==> inputs of run a <==
==> flow/design.v <==
module tpumac
 #(parameter BITS_AB=8,
   parameter BITS_C=16)
  (
   input clk, rst_n, WrEn, en,
   input signed [BITS_AB-1:0] Ain,
   input signed [BITS_AB-1:0] Bin,
   input signed [BITS_C-1:0] Cin,
   output reg signed [BITS_AB-1:0] Aout,
   output reg signed [BITS_AB-1:0] Bout,
   output reg signed [BITS_C-1:0] Cout
  );
  reg signed [BITS_C-1:0] Mult;
  reg [BITS_C-1:0] Adder, CMux;
  assign Mult = Ain * Bin;
  assign Adder = Mult + Cout;
  assign CMux = WrEn ? Cin : Adder;
  always@(posedge clk, negedge rst_n) begin
	if (!rst_n) begin
		Aout <= '0;
		Bout <= '0;
		Cout <= '0;
	end
	else if (en) begin
		Aout <= Ain;
		Bout <= Bin;
		Cout <= CMux;
	end
  end
endmodule
==> flow/run.sh <==
#!/bin/bash
# the make line also repeats each setting of config.mk as NAME=value (left out here)
make -C /OpenROAD-flow-scripts/flow DESIGN_CONFIG=/design/flow/config.mk WORK_HOME=/design/flow/orfs CLKGATE_MAP_FILE= finish
==> flow/config.mk <==
export PLATFORM = sky130hd
export DESIGN_NAME = tpumac
export DESIGN_NICKNAME = tpumac
export VERILOG_FILES = /design/flow/design.v
export SDC_FILE = /design/flow/constraint.sdc
export NUM_CORES = 4
export LEC_CHECK = 0
export CAP_MARGIN = 20
export CORE_MARGIN = 2
export CORE_UTILIZATION = 72
export PLACE_DENSITY_LB_ADDON = 0.24
export SETUP_SLACK_MARGIN = -0.4
export SLEW_MARGIN = 20
==> flow/constraint.sdc <==
create_clock -name core_clock -period 4.46 [get_ports {clk}]
set_input_delay 0.8920 -clock core_clock [delete_from_list [all_inputs] [get_ports {clk}]]
set_output_delay 0.8920 -clock core_clock [all_outputs]
set_load 0.01 [all_outputs]
==> run b (differences from run a) <==
- CTS_CLUSTER_DIAMETER: unset -> 27
- CTS_CLUSTER_SIZE: unset -> 25
- PLACE_DENSITY_LB_ADDON: 0.24 -> 0.27
- SETUP_SLACK_MARGIN: -0.4 -> unset
==> flow/constraint.sdc (replaced) <==
create_clock -name core_clock -period 5.2 [get_ports {clk}]
set_input_delay 1.0400 -clock core_clock [delete_from_list [all_inputs] [get_ports {clk}]]
set_output_delay 1.0400 -clock core_clock [all_outputs]
set_load 0.01 [all_outputs]
==> run c (differences from run a) <==
- ABC_AREA: unset -> 1
- CORE_UTILIZATION: 72 -> 40
- GPL_ROUTABILITY_DRIVEN: unset -> 0
- PLACE_DENSITY_LB_ADDON: 0.24 -> unset
- SETUP_SLACK_MARGIN: -0.4 -> unset
- TNS_END_PERCENT: unset -> 65
==> flow/constraint.sdc (replaced) <==
create_clock -name core_clock -period 5.2 [get_ports {clk}]
set_input_delay 1.0400 -clock core_clock [delete_from_list [all_inputs] [get_ports {clk}]]
set_output_delay 1.0400 -clock core_clock [all_outputs]
set_load 0.01 [all_outputs]
==> flow_summary_export.csv <==
group,metric,value,unit
run_status,error,"[ERROR DPL-0038] Utilization greater than 100%, impossible to legalize",
synthesis,syn_area,4180,um^2
synthesis,synth.top_cell.area_share,34.0,%
synthesis,area_leaders,"fa_1 (34%), dfrtp_1 (19%), ha_1 (11%)",
synthesis,yosys_cells,406,
synthesis,yosysSeqAreaShare,19.1,%
die,die_h,80.2,um
run_status,lastStage,"clock tree synthesis (4_1_cts)",
die,die_w,80.2,um
run_status,status,"aborted with a tool error",
placed_design,place_ws,-1370,ps
synthesis,synth.distinct_cells,33,
synthesis,top_cells_by_count,"inv_1 (74), fa_1 (71), ha_1 (37)",
# the run above: run a

==> flow_summary_export.csv <==
group,metric,value,unit
run_status,lastStage,"global routing (5_1_grt)",
synthesis,yosysSeqAreaShare,19.1,%
placed_design,place_ws,-890,ps
synthesis,area_leaders,"fa_1 (34%), dfrtp_1 (19%), ha_1 (11%)",
run_status,status,"aborted with a tool error",
synthesis,top_cells_by_count,"inv_1 (74), fa_1 (71), ha_1 (37)",
synthesis,yosysChipArea,4180,um^2
synthesis,syn_area,4180,um^2
synthesis,synth.distinct_cells,33,
run_status,error,"[ERROR GRT-0116] Global routing finished with congestion. Check the congestion regions in the DRC Viewer.",
die,die_h,80.2,um
synthesis,yosys_cells,406,
# the run above: run b

==> flow_summary_export.csv <==
group,metric,value,unit
run_status,status,"complete, no violations",
synthesis,synth.distinct_cells,32,
synthesis,yosysSeqAreaShare,17.9,%
synthesis,synthFlopType,"dfrtp_1",
final_timing,min_period_over_period,96.0,%
global_route,grt_max_degree,34,
synthesis,area_leaders,"fa_1 (32%), dfrtp_1 (18%), nand2_1 (14%)",
die,fp_util,41.1,%
placed_design,place_ws,-512,ps
synthesis,yosys_cells,565,
final_timing,finalSetupViolations,0,
global_route,globalRouteMet3Util,2.55,%
synthesis,synth.top_cell.area_share,31.8,%
final_layout,fill_cells,1067,
setup_path,r2r_cells,19,
synthesis,syn_area,4470,um^2
die,die_w,110,um
# the run above: run c



==> job 191 <==
RTL: the design.v shown in full above, as it stands there.
==> flow/config.mk <==
export PLATFORM = sky130hd
export DESIGN_NAME = tpumac
export DESIGN_NICKNAME = tpumac
export VERILOG_FILES = /design/flow/design.v
export SDC_FILE = /design/flow/constraint.sdc
export NUM_CORES = 4
export LEC_CHECK = 0
export CAP_MARGIN = 20
export CORE_MARGIN = 2
export CORE_UTILIZATION = 72
export CTS_CLUSTER_DIAMETER = 27
export CTS_CLUSTER_SIZE = 25
export PLACE_DENSITY_LB_ADDON = 0.25
export SLEW_MARGIN = 20
==> flow/constraint.sdc <==
create_clock -name core_clock -period 5.2 [get_ports {clk}]
set_input_delay 1.0400 -clock core_clock [delete_from_list [all_inputs] [get_ports {clk}]]
set_output_delay 1.0400 -clock core_clock [all_outputs]
set_load 0.01 [all_outputs]
run.sh (not shown) runs the stock make flow with config.mk's settings and CLKGATE_MAP_FILE=.
==> job 4853: changes against job 191 <==
Settings changed: CORE_UTILIZATION 72 to 65, CTS_CLUSTER_SIZE 25 to default, PLACE_DENSITY_LB_ADDON 0.25 to default.
==> job 7939: changes against job 191 <==
Settings changed: ABC_AREA from default to 1, CORE_ASPECT_RATIO from default to 0.52, CORE_MARGIN 2 to 10, CORE_UTILIZATION 72 to 40, CTS_CLUSTER_DIAMETER 27 to default, CTS_CLUSTER_SIZE 25 to 34, GPL_ROUTABILITY_DRIVEN from default to 1, HOLD_SLACK_MARGIN from default to 0.19, PLACE_DENSITY_LB_ADDON 0.25 to 0.12, TNS_END_PERCENT from default to 60.
==> notes <==
Against job 7939, the synthesized cell count of job 4853 is smaller by 28%.
Job 4853 ran to the end with no violations. Job 7939 produced a clean layout. Job 191 did not get past 4_1_cts (DPL-0033).
Register-to-register slack: job 7939 is better than job 4853 (0.26 ns).
Against job 7939, the critical path depth of job 4853 is lower by 3.
Non-clock buffer count: job 7939 is higher than job 4853 (20).
Of job 7939 and job 4853, job 7939 has the higher setup slack (gap 0.051 ns).
Of job 4853 and job 7939, job 7939 has the higher final cell count (gap about 28%, measured against job 7939).
Of job 7939 and job 4853, job 7939 has the higher area after synthesis (gap 6.9%, measured against job 4853).
Against job 4853, the first-iteration DRC count of job 7939 is larger by 81%.
Of job 7939 and job 4853, job 7939 has the higher fmax (gap about 1%, measured against job 4853).
==> figures <==
| quantity | job 4853 | job 7939 | job 191 |
|---|---|---|---|
| Mean post-synth cell area | 10.3 sq um | 7.91 sq um | 10.3 sq um |
| Final critical delay including setup and external delays | 5.09 ns | 5.04 ns | - |
| Post-detailed-route DRC marker count | 0 | 0 | - |
| Fraction of area in multi-input gates | 0.587 | 0.546 | - |
| Max FO, Critical Path | 3 | 4 | - |
| Clock Tree Root | clkbuf_8 | clkbuf_16 | - |
| Via count | 3,234 | 3,908 | - |
| Non-clock buffer total of the final layout | 112 | 132 | - |
| Cell count in the Yosys report | 406 | 565 | 406 |
| Clock buffer instance count of the final layout | 8 | 5 | - |
| Routability congestion estimate | 0.844 | 0.853 | 0.917 |
| Flop2flop setup slack | 0.69 ns | 0.95 ns | - |
| Wire length reported by the detailed router | 9.44 mm | 13.1 mm | - |
| Met2 global-route usage | 0.510 | 0.246 | - |
| Post-Synthesis Net Count | 550 | 709 | 550 |
| Status | no timing/DRC/antenna violations | no timing/DRC/antenna violations | did not finish |
| Stage where the flow stopped | - | - | 4_1_cts |
| Final Cell Area | 5400 sq um | 6020 sq um | - |
| Synth-to-Final Area Change | 29.1% | 34.6% | - |
| Inverters | 75 | 124 | - |
| H-Tree Depth | 2 | 2 | - |


==> inputs of amber <==
Starts from the design.v that is shown in full above.
==> flow/config.mk <==
export PLATFORM = sky130hd
export DESIGN_NAME = tpumac
export DESIGN_NICKNAME = tpumac
export VERILOG_FILES = /design/flow/design.v
export SDC_FILE = /design/flow/constraint.sdc
export NUM_CORES = 4
export LEC_CHECK = 0
export ABC_AREA = 1
export CAP_MARGIN = 20
export CORE_MARGIN = 2
export CORE_UTILIZATION = 71
export CTS_CLUSTER_DIAMETER = 396
export CTS_CLUSTER_SIZE = 96
export SETUP_SLACK_MARGIN = 0.53
export SLEW_MARGIN = 20
==> flow/constraint.sdc <==
create_clock -name core_clock -period 1.79 [get_ports {clk}]
set_input_delay 0.3580 -clock core_clock [delete_from_list [all_inputs] [get_ports {clk}]]
set_output_delay 0.3580 -clock core_clock [all_outputs]
set_load 0.01 [all_outputs]
==> harbor (differences from amber) <==
- ABC_AREA: 1 -> unset
- CORE_UTILIZATION: 71 -> 72
- CTS_CLUSTER_DIAMETER: 396 -> unset
- CTS_CLUSTER_SIZE: 96 -> unset
- PLACE_DENSITY_LB_ADDON: unset -> 0.24
- SETUP_SLACK_MARGIN: 0.53 -> -0.41
==> flow/constraint.sdc (replaced) <==
create_clock -name core_clock -period 4.46 [get_ports {clk}]
set_input_delay 0.8920 -clock core_clock [delete_from_list [all_inputs] [get_ports {clk}]]
set_output_delay 0.8920 -clock core_clock [all_outputs]
set_load 0.01 [all_outputs]
==> comparison table <==
item	amber	harbor
Die Size	6947 sq um	6435 sq um
Synthesized area	4471 sq um	4183 sq um
Synthesized-area fraction occupied by adder cells	0.4215	0.4505
Post-synthesis cell count from yosys	565	406
Post-synthesis sequential area ratio	0.1791	0.1914
Placer's final routability congestion estimate	0.9606	0.8959
Synthesized instance count	565	406
Status	stopped before the end	stopped before the end
Failing step	detailed placement (3_5_place_dp)	clock tree synthesis (4_1_cts)
Cell with the most instances after synthesis	sky130_fd_sc_hd__nand2_1	sky130_fd_sc_hd__inv_1
Yosys Chip Area	4471 sq um	4183 sq um
Ao+oa area frac	0.05570	0.06581
Core area	5991 sq um	5574 sq um
Chip Width	83.35 um	80.22 um
Placement Rows	28	27
Vertical die dimension	83.35 um	80.22 um
Mean Syn Cell Area	7.912 sq um	10.30 sq um
Yosys simple share	0.2024	0.1131
Share of the synthesized area in the top cell type	0.3179	0.3398
Number of nets produced by synthesis	709	550
Multiplexer share	0	0.06222
Post-synthesis cell type count	32	33


==> inputs of 12-22 <==
Starts from the design.v that is shown in full above.
Settings: LEC_CHECK=0, CAP_MARGIN=20, CORE_MARGIN=2, CORE_UTILIZATION=72, PLACE_DENSITY_LB_ADDON=0.24, SETUP_SLACK_MARGIN=-0.39, SLEW_MARGIN=20; clock period 4.46 ns.
==> 03-01 (differences from 12-22) <==
Settings changed: ABC_AREA set to 1, CORE_UTILIZATION 72 to 62, CTS_CLUSTER_SIZE set to 99, PLACE_DENSITY_LB_ADDON 0.24 to not set, SETUP_SLACK_MARGIN -0.39 to not set, TNS_END_PERCENT set to 10.
==> flow/constraint.sdc (replaced) <==
create_clock -name core_clock -period 2.89 [get_ports {clk}]
set_input_delay 0.5780 -clock core_clock [delete_from_list [all_inputs] [get_ports {clk}]]
set_output_delay 0.5780 -clock core_clock [all_outputs]
set_load 0.01 [all_outputs]
==> qor summary <==
item	12-22	03-01
Number of distinct library cells after synthesis	33	32
Post-synthesis mux area share	6.22%	0%
Average cell area after synthesis	10.3 µm²	7.91 µm²
Core region area	5570 µm²	6870 µm²
Inst Count DP	584	766
Parity-gate share of the synthesized area counting xor and xnor cells	3.98%	1.37%
Synthesized cell area	4180 µm²	4470 µm²
Final Wtd Congestion	0.909	0.867
Post-Syn Instances	406	565
Fp_density	75.0%	65.1%
Detailed placer's ending HPWL	11300 µm	9680 µm
Number of standard cells reported by yosys	406	565
Setup WS pre-CTS	-1440 ps	-2350 ps
Nets in the synthesized netlist	550	709
Status	did not finish	finished with violations
Last stage reached	clock tree synthesis (4_1_cts)	-
Reasons for failing layout checks	-	negative setup slack
Floorplan die width	80.2 µm	88.9 µm
Die area	6440 µm²	7910 µm²
Count of standard-cell rows	27	30
Top cell type's share of synthesized area	34.0%	31.8%
Complex Gates by Area	6.58%	5.57%


==> build 81 <==
RTL: the design.v shown in full above, as it stands there.
==> flow/config.mk <==
export PLATFORM = sky130hd
export DESIGN_NAME = tpumac
export DESIGN_NICKNAME = tpumac
export VERILOG_FILES = /design/flow/design.v
export SDC_FILE = /design/flow/constraint.sdc
export NUM_CORES = 4
export LEC_CHECK = 0
export CAP_MARGIN = 0
export CORE_MARGIN = 2
export CORE_UTILIZATION = 70
export CTS_CLUSTER_DIAMETER = 27
export CTS_CLUSTER_SIZE = 37
export SLEW_MARGIN = 20
==> flow/constraint.sdc <==
create_clock -name core_clock -period 5.2 [get_ports {clk}]
set_input_delay 1.0400 -clock core_clock [delete_from_list [all_inputs] [get_ports {clk}]]
set_output_delay 1.0400 -clock core_clock [all_outputs]
set_load 0.01 [all_outputs]
==> trial 91 (differences from build 81) <==
CAP_MARGIN = 20   (was 0)
CORE_UTILIZATION = 40   (was 70)
CTS_CLUSTER_DIAMETER = unset   (was 27)
CTS_CLUSTER_SIZE = unset   (was 37)
PLACE_DENSITY_LB_ADDON = 0.09   (was unset)
SETUP_SLACK_MARGIN = -0.24   (was unset)
TNS_END_PERCENT = 5   (was unset)
==> build 5 (differences from build 81) <==
CAP_MARGIN = 20   (was 0)
CORE_UTILIZATION = 66   (was 70)
CTS_CLUSTER_DIAMETER = unset   (was 27)
CTS_CLUSTER_SIZE = unset   (was 37)
SETUP_SLACK_MARGIN = 1.14   (was unset)
==> flow/constraint.sdc (replaced) <==
create_clock -name core_clock -period 4.46 [get_ports {clk}]
set_input_delay 0.8920 -clock core_clock [delete_from_list [all_inputs] [get_ports {clk}]]
set_output_delay 0.8920 -clock core_clock [all_outputs]
set_load 0.01 [all_outputs]
==> qor summary <==
| quantity | build 81 | build 5 | trial 91 |
|---|---|---|---|
| Status | finished with violations | finished with violations | finished with violations |
| Layout check failures | setup timing | setup timing | setup timing |
| Number of rows in the core area | 28 | 29 | 37 |
| Post-route cell area | 5550 sq um | 5980 sq um | 5400 sq um |
| Combinational share of cell area | 59.0% | 58.5% | 57.2% |
| Area of the core | 5850 sq um | 6240 sq um | 10200 sq um |
| GRT met2 Usage | 68.5% | 68.1% | 31.5% |
| Detailed router's first-iteration violation count | 581 | 409 | 61 |
| Remaining max-slew budget at the tightest pin | 26.9% | 25.5% | 35.5% |
| Antenna violations before repair | 1 | 0 | 0 |
| Area fraction of clock buffers and clock inverters | 1.62% | 1.61% | 1.27% |
| Met3 track demand over resource | 7.33% | 6.23% | 2.02% |
| Synth-to-Final Area Change | 32.8% | 42.9% | 29.2% |
| Final HPWL DP | 8920 microns | 8110 microns | 7670 microns |
| Via density per instance | 6.71 | 6.75 | 4.75 |
| Core Util, Final | 94.9% | 95.8% | 52.8% |
| Routed vias | 3987 | 4070 | 3077 |
| Number of warnings in the stage logs | 30 | 32 | 27 |
| Seq area share | 14.4% | 13.4% | 14.8% |
| GR Util All Layers | 38.1% | 37.2% | 17.7% |
| Timing startpoint of the critical path | Ain[5] | Bin[0] | Ain[2] |
